==> job 1074 <==
==> flow/design.v <==
module JAM (
input CLK,
input RST,
output reg [2:0] W,
output reg [2:0] J,
input [6:0] Cost,
output [3:0] MatchCount,
output [9:0] MinCost,
output Valid );
parameter INIT  = 4'b0000;
parameter COMP  = 4'b0001;
parameter CHAN  = 4'b0010;
parameter FIND  = 4'b0011;
parameter EXCH  = 4'b0100;
parameter REV   = 4'b0101;
parameter GIVE  = 4'b0110;
parameter COUNT = 4'b0111;
parameter VALID = 4'b1000;
reg [3:0] curr_state;
reg [3:0] next_state;
parameter [0:3*128-1] mapTbl = {3'd7, 3'd6, 3'd5, 3'd6, 3'd4, 3'd6, 3'd5, 3'd6, 3'd3, 3'd6, 3'd5, 3'd6, 3'd4, 3'd6, 3'd5, 3'd6,
                            	3'd2, 3'd6, 3'd5, 3'd6, 3'd4, 3'd6, 3'd5, 3'd6, 3'd3, 3'd6, 3'd5, 3'd6, 3'd4, 3'd6, 3'd5, 3'd6,
                            	3'd1, 3'd6, 3'd5, 3'd6, 3'd4, 3'd6, 3'd5, 3'd6, 3'd3, 3'd6, 3'd5, 3'd6, 3'd4, 3'd6, 3'd5, 3'd6,
                	            3'd2, 3'd6, 3'd5, 3'd6, 3'd4, 3'd6, 3'd5, 3'd6, 3'd3, 3'd6, 3'd5, 3'd6, 3'd4, 3'd6, 3'd5, 3'd6,
                		  	    3'd0, 3'd6, 3'd5, 3'd6, 3'd4, 3'd6, 3'd5, 3'd6, 3'd3, 3'd6, 3'd5, 3'd6, 3'd4, 3'd6, 3'd5, 3'd6,
                			    3'd2, 3'd6, 3'd5, 3'd6, 3'd4, 3'd6, 3'd5, 3'd6, 3'd3, 3'd6, 3'd5, 3'd6, 3'd4, 3'd6, 3'd5, 3'd6,
                			    3'd1, 3'd6, 3'd5, 3'd6, 3'd4, 3'd6, 3'd5, 3'd6, 3'd3, 3'd6, 3'd5, 3'd6, 3'd4, 3'd6, 3'd5, 3'd6,
                				3'd2, 3'd6, 3'd5, 3'd6, 3'd4, 3'd6, 3'd5, 3'd6, 3'd3, 3'd6, 3'd5, 3'd6, 3'd4, 3'd6, 3'd5, 3'd6};
reg [0:6] compare;
reg [3:0] permutation [0:7];
reg [3:0] permutation_rot [0:7];
reg [3:0] permutation_ex [0:7];
reg [1:0] FIND_count;
wire [2:0] rot;
wire done;
reg [3:0] matchcount;
reg [9:0] mincost;
always@(posedge CLK) begin
	if(RST) curr_state <= INIT;
	else    curr_state <= next_state; 
end 
always@(*)begin
	case (curr_state)
	INIT  : next_state = COMP;
	COMP  : next_state = CHAN;  
	CHAN  : next_state = FIND;  
	FIND  : if(FIND_count==2) next_state = EXCH;  
	        else next_state = FIND;
	EXCH  : next_state = REV;  
	REV   : next_state = GIVE;  
	GIVE  : next_state = COUNT;
	COUNT : if(done) next_state = VALID;
			else next_state = COMP;
	VALID : next_state =  INIT;
	default : next_state = INIT;
	endcase
end
reg [3:0] count;
reg [9:0] cost;
reg start;
always@(posedge CLK) begin
	if(RST) start <= 0;
	else if(~RST) start <= 1;
	else start <= start;
end 
always@(posedge CLK) begin
	if(RST) begin
		W <= 0;
		J <= 0;
		count <= 1;
	end
	else begin
		W <= count >= 8 ? 0 : count;
		J <= permutation[count >= 8 ? 0 : count];
		if(count == 10) begin
			count <= 2;
			W <= 1;
			J <= permutation[1];
		end
		else begin
			count <= count + 1;
		end
	end
end
always@(posedge CLK) begin
	if(curr_state==INIT) begin
		mincost <= 10'd1023;
		matchcount <= 0;
		cost <= 0;
	end
	else if(start)begin
		cost <= cost + Cost;
		if(count == 10) begin
			if(cost < mincost)begin
				mincost <= cost;
				matchcount <= 1;
			end
			else if(cost == mincost)begin
				matchcount <= matchcount + 1;
			end
			cost <= 0;
		end
	end
end
assign MatchCount = matchcount;
assign MinCost = mincost;
always@(posedge CLK)begin
	if(curr_state == COMP) begin
		compare[6] <= permutation[6] < permutation[7];
		compare[5] <= permutation[5] < permutation[6];
		compare[4] <= permutation[4] < permutation[5];
		compare[3] <= permutation[3] < permutation[4];
		compare[2] <= permutation[2] < permutation[3];
		compare[1] <= permutation[1] < permutation[2];
		compare[0] <= permutation[0] < permutation[1];
	end
end
assign rot = mapTbl[compare*3+:3];
always @(posedge CLK) begin
	if(curr_state == CHAN) begin
  		permutation_rot[0] <= 0<=rot || (0>rot && permutation[0]<permutation[rot]) ? 8 : permutation[0];
  		permutation_rot[1] <= 1<=rot || (1>rot && permutation[1]<permutation[rot]) ? 8 : permutation[1];
  		permutation_rot[2] <= 2<=rot || (2>rot && permutation[2]<permutation[rot]) ? 8 : permutation[2];
  		permutation_rot[3] <= 3<=rot || (3>rot && permutation[3]<permutation[rot]) ? 8 : permutation[3];
  		permutation_rot[4] <= 4<=rot || (4>rot && permutation[4]<permutation[rot]) ? 8 : permutation[4];
  		permutation_rot[5] <= 5<=rot || (5>rot && permutation[5]<permutation[rot]) ? 8 : permutation[5];
  		permutation_rot[6] <= 6<=rot || (6>rot && permutation[6]<permutation[rot]) ? 8 : permutation[6];
  		permutation_rot[7] <= 7<=rot || (7>rot && permutation[7]<permutation[rot]) ? 8 : permutation[7];
  	end
end
reg [2:0] minIdx1;
reg [2:0] minIdx2;
reg [2:0] minIdx3;
reg [2:0] minIdx4;
reg [2:0] minIdx11;
reg [2:0] minIdx22;
reg [2:0] minIdx;
always@(posedge CLK)begin
	if(curr_state==INIT) begin
		FIND_count <= 0;
	end
	if(curr_state==FIND && FIND_count==0)begin
		minIdx4 <= permutation_rot[7] > permutation_rot[6] ? 6 : 7;
		minIdx3 <= permutation_rot[5] > permutation_rot[4] ? 4 : 5;
		minIdx2 <= permutation_rot[3] > permutation_rot[2] ? 2 : 3;
		minIdx1 <= permutation_rot[1] > permutation_rot[0] ? 0 : 1;
		FIND_count <= 1;
	end
	else if(curr_state==FIND && FIND_count==1)begin
		minIdx22 <= permutation_rot[minIdx4] > permutation_rot[minIdx3] ? minIdx3 : minIdx4;
		minIdx11 <= permutation_rot[minIdx2] > permutation_rot[minIdx1] ? minIdx1 : minIdx2;
		FIND_count <= 2;
	end
	else if(curr_state==FIND && FIND_count==2)begin
		minIdx <= permutation_rot[minIdx22] > permutation_rot[minIdx11] ? minIdx11 : minIdx22;
		FIND_count <= 0;
	end
	else begin
		FIND_count <= 0;
	end
end
always@(posedge CLK) begin
	if(curr_state==COMP) begin
		permutation_ex[0] <= permutation[0];
		permutation_ex[1] <= permutation[1];
		permutation_ex[2] <= permutation[2];
		permutation_ex[3] <= permutation[3];
		permutation_ex[4] <= permutation[4];
		permutation_ex[5] <= permutation[5];
		permutation_ex[6] <= permutation[6];
		permutation_ex[7] <= permutation[7];
	end
	else if(curr_state==EXCH) begin
		permutation_ex[rot] <= permutation[minIdx];
		permutation_ex[minIdx] <= permutation[rot];
	end
	else if(curr_state == REV)begin
		if(0>rot)
			permutation_ex[0] <= permutation_ex[7-(0-rot-1)];
		if(1>rot)
			permutation_ex[1] <= permutation_ex[7-(1-rot-1)];
		if(2>rot)
			permutation_ex[2] <= permutation_ex[7-(2-rot-1)];
		if(3>rot)
			permutation_ex[3] <= permutation_ex[7-(3-rot-1)];
		if(4>rot)
			permutation_ex[4] <= permutation_ex[7-(4-rot-1)];
		if(5>rot)
			permutation_ex[5] <= permutation_ex[7-(5-rot-1)];
		if(6>rot)
			permutation_ex[6] <= permutation_ex[7-(6-rot-1)];
		if(7>rot)
			permutation_ex[7] <= permutation_ex[7-(7-rot-1)];
	end
end
always@(posedge CLK)begin
	if(curr_state == INIT) begin
		permutation[0] <= 0;
		permutation[1] <= 1;
		permutation[2] <= 2;
		permutation[3] <= 3;
		permutation[4] <= 4;
		permutation[5] <= 5;
		permutation[6] <= 6;
		permutation[7] <= 7;
	end
	else if(curr_state == GIVE) begin
		permutation[0] <= permutation_ex[0];
		permutation[1] <= permutation_ex[1];
		permutation[2] <= permutation_ex[2];
		permutation[3] <= permutation_ex[3];
		permutation[4] <= permutation_ex[4];
		permutation[5] <= permutation_ex[5];
		permutation[6] <= permutation_ex[6];
		permutation[7] <= permutation_ex[7];
	end
end
assign done = compare==0;
assign Valid = (curr_state == VALID);
endmodule
==> flow/run.sh <==
#!/bin/bash
# the make line also repeats each setting of config.mk as NAME=value (left out here)
make -C /OpenROAD-flow-scripts/flow DESIGN_CONFIG=/design/flow/config.mk WORK_HOME=/design/flow/orfs CLKGATE_MAP_FILE= finish
==> flow/config.mk <==
export PLATFORM = sky130hd
export DESIGN_NAME = JAM
export DESIGN_NICKNAME = JAM
export VERILOG_FILES = /design/flow/design.v
export SDC_FILE = /design/flow/constraint.sdc
export NUM_CORES = 4
export LEC_CHECK = 0
export CAP_MARGIN = 20
export CELL_PAD_IN_SITES_GLOBAL_PLACEMENT = 0
export CORE_ASPECT_RATIO = 0.89
export CORE_MARGIN = 2
export CORE_UTILIZATION = 72
export CTS_CLUSTER_SIZE = 44
export GPL_ROUTABILITY_DRIVEN = 1
export MAX_ROUTING_LAYER = met5
export PLACE_DENSITY = 0.65
export SLEW_MARGIN = 30
export TNS_END_PERCENT = 100
==> flow/constraint.sdc <==
create_clock -name core_clock -period 2.09 [get_ports {CLK}]
set_input_delay 0.4180 -clock core_clock [delete_from_list [all_inputs] [get_ports {CLK}]]
set_output_delay 0.4180 -clock core_clock [all_outputs]
set_load 0.01 [all_outputs]
==> job 4028: changes against job 1074 <==
==> flow/config.mk (replaced) <==
export PLATFORM = sky130hd
export DESIGN_NAME = JAM
export DESIGN_NICKNAME = JAM
export VERILOG_FILES = /design/flow/design.v
export SDC_FILE = /design/flow/constraint.sdc
export NUM_CORES = 4
export LEC_CHECK = 0
export ABC_AREA = 1
export CAP_MARGIN = 20
export CORE_MARGIN = 2
export CORE_UTILIZATION = 63
export CTS_CLUSTER_SIZE = 100
export SLEW_MARGIN = 20
==> flow/constraint.sdc (replaced) <==
create_clock -name core_clock -period 3.67 [get_ports {CLK}]
set_input_delay 0.7340 -clock core_clock [delete_from_list [all_inputs] [get_ports {CLK}]]
set_output_delay 0.7340 -clock core_clock [all_outputs]
set_load 0.01 [all_outputs]
==> flow_results.org <==
* Implementation run

** Run status
- Error msg :: [ERROR DPL-0038] Utilization greater than 100%, impossible to legalize
- Result of the run :: aborted with a tool error
- Stage reached :: clock tree synthesis (4_1_cts)

** Die
- Number of placement rows :: 48

** Synth
- Count of mapped cells out of synthesis :: about 1600
- Area share of the largest cell type after synthesis :: 0.1765
- Each instance of the synthesized netlist takes up on average approximately 8.9 um^2.
- Synth top cells by count :: sky130_fd_sc_hd__nand2_1, sky130_fd_sc_hd__ha_1, sky130_fd_sc_hd__nor2_1
- Per Yosys stat, the portion of area used by sequential elements is 0.2899.
- Among the non-sequential cells, AND-OR/OR-AND gates take the most area.
-- figures above: job 1074

==> flow_results.org <==
* Implementation run

** Pwr
- Final Power :: around 0.0044 W

** Setup path
- Type of the worst setup path :: flip-flop to flip-flop
- The slowest stage of the critical path is the sky130_fd_sc_hd__fa_1 cell.

** Run status
- Result of the run :: complete, but fails checks
- SO Viols :: negative setup slack

** Die
- After floorplanning, the core was divided into 51 placement rows.

** Final timing
- The final timing report gives a worst setup slack of -1318 ps.
- Final setup violation count :: 96

** Synth
- Count of mapped cells out of synthesis :: 1752
- The share of synthesized area in the top cell type comes to 0.1955.
- Part of the Yosys area used for sequential elements :: 0.3210
-- figures above: job 4028

No activity file was given, so power comes from the tool's default toggle rates.
